// my_chip
module my_chip (
    input logic [11:0] io_in,  
    output logic [11:0] io_out,  
    input logic clock,
    input logic reset  
);
Size: about 150 flip-flops, about 26 I/O pins, ~10000 µm² of cells after synthesis.
export LEC_CHECK = 0
export ABC_AREA = 1
export CAP_MARGIN = 20
export CELL_PAD_IN_SITES_DETAIL_PLACEMENT = 0
export CORE_MARGIN = 2
export CORE_UTILIZATION = 72
export CTS_CLUSTER_SIZE = 50
export MAX_ROUTING_LAYER = met4
export PLACE_DENSITY_LB_ADDON = 0.21
export SLEW_MARGIN = 20
export TNS_END_PERCENT = 45
create_clock -name core_clock -period 2.5 [get_ports {clock}]
run.sh (not shown) runs the stock make flow with config.mk's settings and CLKGATE_MAP_FILE=.
The first run finished but fails on setup timing.
==> next run, changes <==
--- a/flow/config.mk
+++ b/flow/config.mk
@@ -8 +7,0 @@
-export ABC_AREA = 1
@@ -10 +8,0 @@
-export CELL_PAD_IN_SITES_DETAIL_PLACEMENT = 0
@@ -13,3 +10,0 @@
-export CTS_CLUSTER_SIZE = 50
-export MAX_ROUTING_LAYER = met4
-export PLACE_DENSITY_LB_ADDON = 0.21
@@ -17 +11,0 @@
-export TNS_END_PERCENT = 45
==> flow/constraint.sdc (replaced) <==
create_clock -name core_clock -period 2.59 [get_ports {clock}]
set_input_delay 0.5180 -clock core_clock [delete_from_list [all_inputs] [get_ports {clock}]]
set_output_delay 0.5180 -clock core_clock [all_outputs]
set_load 0.01 [all_outputs]
The new run produced a layout that fails on setup timing.
Fmax falls slightly.
Clock power falls by a little under a tenth.
Total power falls by a few percent.
Routed wire length falls by roughly a tenth.
Clock skew hardly moves.
Hold slack is worse by 0.0068 ns.
Worst setup slack is better by 0.029 ns.
==> next run, changes <==
--- a/flow/config.mk
+++ b/flow/config.mk
@@ -7,0 +8 @@
+export ABC_AREA = 1
@@ -10,0 +12 @@
+export PLACE_DENSITY = 0.37
Effect:
- The new run completed, yet does not pass: setup timing
- worst setup slack improved by 0.074 ns
- clock power went up by 14%
- worst hold slack improved by 0.012 ns
- clock-buffer cell count went down by 1
- final area went up by 4.9%
- final cell count went up by 23%
- combinational power went down by about 7%
- routed wire length went up by 25%
- non-clock buffer count went down by 33
- power went up by 6.3%
==> next run, changes <==
--- a/flow/config.mk
+++ b/flow/config.mk
@@ -11,2 +11,2 @@
-export CORE_UTILIZATION = 72
-export PLACE_DENSITY = 0.37
+export CORE_UTILIZATION = 67
+export CTS_CLUSTER_SIZE = 96
==> flow/constraint.sdc (replaced) <==
create_clock -name core_clock -period 15.3 [get_ports {clock}]
set_input_delay 3.0600 -clock core_clock [delete_from_list [all_inputs] [get_ports {clock}]]
set_output_delay 3.0600 -clock core_clock [all_outputs]
set_load 0.01 [all_outputs]
After rerunning:
- The new run went through all stages and came out clean
- synthesized area does not change
- setup slack gains 12 ns
- routed wire length decreases by 18%
- die size increases by 7.2%
- register-to-register slack gains 12 ns
- global-route usage decreases by 9.8 points
- non-clock buffer count decreases by 57
- total power decreases by 83%
- core utilization decreases by 10 points

========
my_chip again, from the RTL that the note above started with.
make LEC_CHECK=0 ABC_AREA=0 CAP_MARGIN=20 CELL_PAD_IN_SITES_DETAIL_PLACEMENT=0 CORE_ASPECT_RATIO=0.91 CORE_MARGIN=2 CORE_UTILIZATION=56 MAX_ROUTING_LAYER=met4 PLACE_DENSITY=0.5 SETUP_SLACK_MARGIN=1.28 SLEW_MARGIN=20 TNS_END_PERCENT=45 finish   # period 4.61 ns
The first run finished with timing, DRC and antenna clean.
Then changed:
- ABC_AREA: 0 -> unset
- CELL_PAD_IN_SITES_DETAIL_PLACEMENT: 0 -> unset
- CORE_ASPECT_RATIO: 0.91 -> unset
- CORE_UTILIZATION: 56 -> 40
- MAX_ROUTING_LAYER: met4 -> unset
- PLACE_DENSITY: 0.5 -> unset
- SETUP_SLACK_MARGIN: 1.28 -> unset
- TNS_END_PERCENT: 45 -> unset
- clock period: 4.61 -> 7.26 ns (I/O delays scaled with it)
The new run finished with timing, DRC and antenna clean. Area after synthesis stays the same. Final area goes down slightly. Cell count grows by a little under a tenth. Total power goes down by well over a third.
Then changed:
- CORE_UTILIZATION: 40 -> 18
- clock period: 7.26 -> 15.3 ns (I/O delays scaled with it)
After rerunning:
- The new run passed the timing, design-rule and antenna checks
- final cell count rises by 27%
- clock power shrinks by 54%
- first-iteration DRC count came out higher by 0.43%
- total power falls by 53%
- register-to-register slack is better by 8000 ps
- die size goes up by 120%
- worst setup slack gets better by 8000 ps
- cell area went up by about 4.3%
- count of clock-buffer cells in the layout grows by 1

========
Starting RTL as in the previous note.
// my_chip
module my_chip (
    input logic [11:0] io_in,  
    output logic [11:0] io_out,  
    input logic clock,
    input logic reset  
);
clock: 2.45 ns
lec_check: 0
abc_area: 1
cap_margin: 40
core_aspect_ratio: 0.5
core_margin: 2
core_utilization: 72
cts_cluster_diameter: 397
cts_cluster_size: 97
place_density_lb_addon: 0.3
setup_slack_margin: 0.15
slew_margin: 0
The starting point completed and failed the layout checks on setup timing.
Next try:
Settings changed: ABC_AREA 1 to not set, CAP_MARGIN 40 to 20, CORE_ASPECT_RATIO 0.5 to not set, CTS_CLUSTER_DIAMETER 397 to not set, CTS_CLUSTER_SIZE 97 to not set, PLACE_DENSITY_LB_ADDON 0.3 to not set, SETUP_SLACK_MARGIN 0.15 to not set, SLEW_MARGIN 0 to 20.
Clock period 2.45 ns to 4.25 ns, I/O delays scaled along.
With this change the flow ran to the end with no violations; power fell by 45%; count of clock-buffer cells in the layout rose by 3; clock skew is about the same.
Next try:
Settings changed: CORE_UTILIZATION 72 to 40.
Clock period 4.25 ns to 10.0 ns, I/O delays scaled along.
Final cell count climbs by roughly a tenth.
Power drops by well over a third.
Non-clock buffer count drops by 9.
Worst setup slack is better by 5400 ps.
Routed wire length drops by a few percent.
Global-route usage drops by 15 points.
Core utilization drops by 34 points.
Design area climbs slightly.
Area after synthesis stays the same.
Via count drops by a few percent.
Next try:
Settings changed: ABC_AREA set to 1, CORE_UTILIZATION 40 to 19, CTS_CLUSTER_DIAMETER set to 354, CTS_CLUSTER_SIZE set to 99, GPL_TIMING_DRIVEN set to 0, SLEW_MARGIN 20 to 35, TNS_END_PERCENT set to 35.
Outcome: The new run went through all stages and came out clean; die size came out higher by 120%; power fell by 3.1%; sequential cell count does not change; fmax came out higher by 1.8%; core utilization is lower by 23 points; count of clock-buffer cells in the layout rises by 1; sequential power stays flat; non-clock buffer count goes up by 23; setup slack improves by 76 ps; via count went up by 23%.
Power is estimated from default activity; no workload was simulated.
